## Top_1553B_APB
module Top_1553B_APB
(
  APB_CLK,
  APB_RESETn,
  APB_RDATA,
  APB_READY,
  APB_SLVERR,
  APB_STRB,
  APB_PROT, 
  APB_ADDR,
  APB_ENABLE,
  APB_WRITE,
  APB_WDATA,
  APB_SEL,
  rx0_1553,
  tx0_1553,
  tx0_en,
  rx1_1553,
  tx1_1553,
  tx1_en
);
Size: roughly 3500 cells after synthesis, ~1700 flip-flops.
export LEC_CHECK = 0
export CAP_MARGIN = 20
export CORE_MARGIN = 2
export CORE_UTILIZATION = 64
export SLEW_MARGIN = 20
create_clock -name core_clock -period 4.83 [get_ports {APB_CLK}]
run.sh (not shown) runs the stock make flow with config.mk's settings and CLKGATE_MAP_FILE=.
The starting point produced a clean layout.
Next try:
CORE_UTILIZATION = 72   (was 64)
CTS_CLUSTER_SIZE = 17   (was default)
SETUP_SLACK_MARGIN = 0.36   (was default)
clock period = 2.33 ns   (was 4.83 ns; I/O delays follow)
What happened: With this change the flow completed and failed the layout checks on negative setup slack. Non-clock buffer count climbs by 335. Final cell count grows by 2.8%. Clock-buffer cell count increases by 16. Total power grows by 120%. Die size falls by 11%. Clock skew grows by 0.022 ns. Worst setup slack gets worse by 1.4 ns. Synthesized area is unchanged. Maximum frequency grows by 38%.

---

Setup of run a:
Top_1553B_APB again, from the RTL that the note above started with.
==> flow/design.v (excerpt) <==
module Top_1553B_APB
(
  APB_CLK,
  APB_RESETn,
  APB_RDATA,
  APB_READY,
  APB_SLVERR,
  APB_STRB,
  APB_PROT, 
  APB_ADDR,
  APB_ENABLE,
  APB_WRITE,
  APB_WDATA,
  APB_SEL,
  rx0_1553,
  tx0_1553,
  tx0_en,
  rx1_1553,
  tx1_1553,
  tx1_en
);
localparam DATAWIDTH = 32;
localparam APB_STRB_WIDTH = 8;
localparam REGSNUM = 8;
localparam REGS_ADDRWIDTH = 3;
input                               APB_CLK;
input                               APB_RESETn;
output [DATAWIDTH-1 : 0]            APB_RDATA;
output                              APB_READY;
output                              APB_SLVERR;
input  [APB_STRB_WIDTH-1 : 0]       APB_STRB;
input  [2 : 0]                      APB_PROT;
input  [DATAWIDTH-1 : 0]            APB_ADDR;
input                               APB_ENABLE;
input                               APB_WRITE;
input  [DATAWIDTH-1 : 0]            APB_WDATA;
input                               APB_SEL;
input     [1:0] rx0_1553;
output    [1:0] tx0_1553;
output    tx0_en;
input     [1:0] rx1_1553;
output    [1:0] tx1_1553;
output    tx1_en;
wire [DATAWIDTH*REGSNUM-1 : 0]    RegsDataOut;
wire [DATAWIDTH*REGSNUM-1 : 0]    RegsDataIn;
wire                              beWrdOut;
wire                              beReadOut;
wire [REGS_ADDRWIDTH-1 : 0]       RegsAddrOut;
APB_Slave_Interface#(
    .DATAWIDTH  (DATAWIDTH),
    .REGSNUM    (REGSNUM)
)APB_Inter_inst(
    .APB_CLK(APB_CLK),
    .APB_RESETn(APB_RESETn),
    .APB_RDATA(APB_RDATA),
    .APB_READY(APB_READY),
    .APB_SLVERR(APB_SLVERR),
    .APB_STRB(APB_STRB),
    .APB_PROT(APB_PROT), 
    .APB_ADDR(APB_ADDR),
    .APB_ENABLE(APB_ENABLE),
  ...
export LEC_CHECK = 0
export ABC_AREA = 0
export CAP_MARGIN = 20
export CELL_PAD_IN_SITES_DETAIL_PLACEMENT = 1
export CELL_PAD_IN_SITES_GLOBAL_PLACEMENT = 1
export CORE_ASPECT_RATIO = 1.47
export CORE_MARGIN = 10
export CORE_UTILIZATION = 48
export CTS_CLUSTER_DIAMETER = 332
export GPL_ROUTABILITY_DRIVEN = 0
export GPL_TIMING_DRIVEN = 0
export MAX_ROUTING_LAYER = met5
export MIN_ROUTING_LAYER = met1
export SETUP_SLACK_MARGIN = -0.0
export SLEW_MARGIN = 40
export TNS_END_PERCENT = 75
create_clock -name core_clock -period 4.39 [get_ports {APB_CLK}]
Run a closes out successfully: all stages finished, all timing, DRC and antenna checks passed.
diff inputs: run a => run b
- GPL_TIMING_DRIVEN changed from 0 to 1
- SLEW_MARGIN changed from 40 to 20
- PLACE_DENSITY_LB_ADDON newly set to 0.03
- MAX_ROUTING_LAYER changed from met5 to met4
- CORE_ASPECT_RATIO removed (was 1.47)
- CELL_PAD_IN_SITES_DETAIL_PLACEMENT changed from 1 to 0
- TNS_END_PERCENT removed (was 75)
- MIN_ROUTING_LAYER changed from met1 to met2
- CTS_CLUSTER_DIAMETER removed (was 332)
- the clock period (ns, I/O delays scaled along) changed from 4.39 to 2.86
--- outcome ---
Comparing run a and run b, the lower total sequential power is on run a. Run b vs run a — non-clock buffer count dropped 71. Side by side, fmax turned out higher in run b than in run a. Transition time of the tightest slew-check pin up 250 ps in run b wrt run a. Looking at maximum clock skew at final layout across run a and run b, the one that comes out higher is run b. Of the two values seen for busiest layer in global routing, met2 was produced by run a and met3 by run b. Total wirelength of the detailed-routed design came out lower on run b than on run a. Run a reports its class of the most critical hold timing path as input pin to async pin while run b reports input pin to register. Run b went all the way through the flow, and no timing, DRC or antenna check failed. Going from run a to run b, post-detailed-route via-to-cell ratio saw an increase; logic gate fraction of the total cell area saw little to no change.
No activity file was given, so power comes from the tool's default toggle rates.
